==> run a <==
==> flow/design.v <==
`timescale 1ns / 1ps
module CompareAndShift32Bit (
    input [7:0] exp_a,
    input [7:0] exp_b,
    input [23:0] man_a,
    input [23:0] man_b,
    output reg [23:0] al_man_a,
    output reg [23:0] al_man_b,
    output reg [7:0] shift
);
    always @(*) begin
        if (exp_a > exp_b) begin
            shift = exp_a - exp_b;
            al_man_a = man_a;
            al_man_b = man_b >> shift;
        end else begin
            shift = exp_b - exp_a;
            al_man_a = man_a >> shift;
            al_man_b = man_b;
        end
    end
endmodule
`timescale 1ns / 1ps
module Addition32Bit (
    input sign_a,
    input sign_b,
    input [23:0] a,b,
    output reg [24:0] res,
    output reg sign_res
    );
    always @(*) begin
        if (sign_a == sign_b) begin
            sign_res = sign_a;   
            res = a+b;
        end
        else if (a >= b) begin
            res = a - b;
            sign_res = sign_a;
        end
        else begin
            res = b - a;
            sign_res = sign_b;
        end
    end
endmodule	
`timescale 1ns / 1ps
module Normalization32Bit (
    input [24:0] res,
    input [7:0] exp_base,
    output reg [23:0] man_res,
    output reg [7:0] exp_res,
    output reg overflow
);
    reg [24:0] normalized_result;
    integer i;
    always @(*) begin
        normalized_result = res;
        exp_res = exp_base;
        if (normalized_result[24]) begin
            normalized_result = normalized_result >> 1;
            exp_res = exp_base + 1;
        end else begin
            for (i = 0; i < 24; i = i + 1) begin
                if (normalized_result[23] == 0 && exp_res > 0) begin
                    normalized_result = normalized_result << 1;
                    exp_res = exp_res - 1;
                end
            end
            if (normalized_result == 25'b0)
                exp_res = 8'b0;
        end
        man_res = normalized_result[23:0];
        overflow = (exp_res >= 8'b11111111);
    end
endmodule
`timescale 1ns / 1ps
module adder_32bit(
    input clk,
    input rst,
    input [31:0] i_a,
    input [31:0] i_b,
    input i_vld,
    output reg [31:0] o_res,
    output reg o_res_vld,
    output reg overflow
);
wire [7:0] shift;
wire [23:0] al_man_a, al_man_b;
wire sign_a, sign_b, sign_res;
wire [7:0] exp_a, exp_b, exp_res;
wire [23:0] man_a, man_b, man_res;
wire [24:0] res;
wire operation_overflow;
assign sign_a = i_a[31];
assign sign_b = i_b[31];
assign exp_a = i_a[30:23];
assign exp_b = i_b[30:23];
assign man_a = (exp_a == 8'b0) ? {1'b0, i_a[22:0]} : {1'b1, i_a[22:0]};  
assign man_b = (exp_b == 8'b0) ? {1'b0, i_b[22:0]} : {1'b1, i_b[22:0]};
wire is_nan_a = ((exp_a == 8'b11111111) && (man_a[22:0] != 0));  
wire is_nan_b = ((exp_b == 8'b11111111) && (man_b[22:0] != 0));
wire is_inf_a = ((exp_a == 8'b11111111) && (man_a[22:0] == 0));
wire is_inf_b = ((exp_b == 8'b11111111) && (man_b[22:0] == 0));
wire is_zero_a = ((i_a[30:0] == 0));  
wire is_zero_b = ((i_b[30:0] == 0));
CompareAndShift32Bit u_CompareAndShift32Bit (
    .exp_a(exp_a),           
    .exp_b(exp_b),           
    .man_a(man_a),           
    .man_b(man_b),           
    .al_man_a(al_man_a),     
    .al_man_b(al_man_b),     
    .shift(shift)            
);
Addition32Bit u_Addition32Bit (
    .sign_a(sign_a),         
    .sign_b(sign_b),         
    .a(al_man_a),            
    .b(al_man_b),            
    .res(res),               
    .sign_res(sign_res)      
);
Normalization32Bit u_Normalization32Bit (
    .res(res),                                   
    .exp_base((exp_a > exp_b) ? exp_a : exp_b),  
    .man_res(man_res),                           
    .exp_res(exp_res),                           
    .overflow(operation_overflow)                
);
always @(posedge clk or posedge rst) begin
    if (rst) begin
        o_res <= 32'b0;
        o_res_vld <= 1'b0;
        overflow <= 1'b0;
    end else if (i_vld) begin
        if (is_nan_a || is_nan_b || (is_inf_a && is_inf_b && (sign_a != sign_b))) begin
            o_res <= 32'h7FC00000;  
            overflow <= 1'b1;
        end 
        else if (is_inf_a || is_inf_b) begin
            o_res <= is_inf_a ? i_a : i_b;  
            overflow <= 1'b1;
        end 
        else if (is_zero_a && is_zero_b) begin
            o_res <= 32'b0;  
            overflow <= 1'b0;
        end 
        else begin
        o_res <= {sign_res, exp_res, man_res[22:0]};
        o_res_vld <= 1'b1;
        overflow <= operation_overflow;
        end
        o_res_vld <= 1'b1;
    end else begin
        o_res_vld <= 1'b0;
    end
end
endmodule
==> flow/run.sh <==
#!/bin/bash
# the make line also repeats each setting of config.mk as NAME=value (left out here)
make -C /OpenROAD-flow-scripts/flow DESIGN_CONFIG=/design/flow/config.mk WORK_HOME=/design/flow/orfs CLKGATE_MAP_FILE= finish
==> flow/config.mk <==
export PLATFORM = sky130hd
export DESIGN_NAME = adder_32bit
export DESIGN_NICKNAME = adder_32bit
export VERILOG_FILES = /design/flow/design.v
export SDC_FILE = /design/flow/constraint.sdc
export NUM_CORES = 4
export LEC_CHECK = 0
export CAP_MARGIN = 20
export CORE_MARGIN = 2
export CORE_UTILIZATION = 70
export CTS_CLUSTER_SIZE = 41
export SETUP_SLACK_MARGIN = -2.0
export SLEW_MARGIN = 20
==> flow/constraint.sdc <==
create_clock -name core_clock -period 38.0 [get_ports {clk}]
set_input_delay 7.6000 -clock core_clock [delete_from_list [all_inputs] [get_ports {clk}]]
set_output_delay 7.6000 -clock core_clock [all_outputs]
set_load 0.01 [all_outputs]
==> inputs of run b, as changes to run a <==
Settings changed: ABC_AREA from default to 1, CORE_UTILIZATION 70 to 61, CTS_CLUSTER_SIZE 41 to default, SETUP_SLACK_MARGIN -2.0 to default, TNS_END_PERCENT from default to 5.
==> flow/constraint.sdc (replaced) <==
create_clock -name core_clock -period 33.1 [get_ports {clk}]
set_input_delay 6.6200 -clock core_clock [delete_from_list [all_inputs] [get_ports {clk}]]
set_output_delay 6.6200 -clock core_clock [all_outputs]
set_load 0.01 [all_outputs]
==> inputs of run c, as changes to run a <==
Settings changed: CORE_UTILIZATION 70 to 58, CTS_CLUSTER_SIZE 41 to default.
==> flow/constraint.sdc (replaced) <==
create_clock -name core_clock -period 27.8 [get_ports {clk}]
set_input_delay 5.5600 -clock core_clock [delete_from_list [all_inputs] [get_ports {clk}]]
set_output_delay 5.5600 -clock core_clock [all_outputs]
set_load 0.01 [all_outputs]
==> notes <==
Against run b, the routed wire length of run a is smaller by about 1.6%.
Cell area: run a is smaller than run b (11%).
Against run a, the cell count of run b is higher by about 34%.
Of run a and run b, run a has the higher sequential share of layout area (gap 0.35 points).
Against run b, the register-to-register slack of run a is better by 4700 ps.
Against run a, the critical path depth of run b is higher by 42.
Between run b and run a, the lower first-iteration DRC count is in run b (gap about 36%, measured against run a).
In run b the via count is larger than in run a, by 3.2%.
Between run a and run b, the lower count of clock-buffer cells in the layout is in run b (gap 1).
Setup slack: run a is lower than run b (2200 ps).
Run c died in global routing (5_1_grt), error GRT-0116. Run a finished but failed the layout checks on setup timing. Run b passed the timing, DRC and antenna checks.
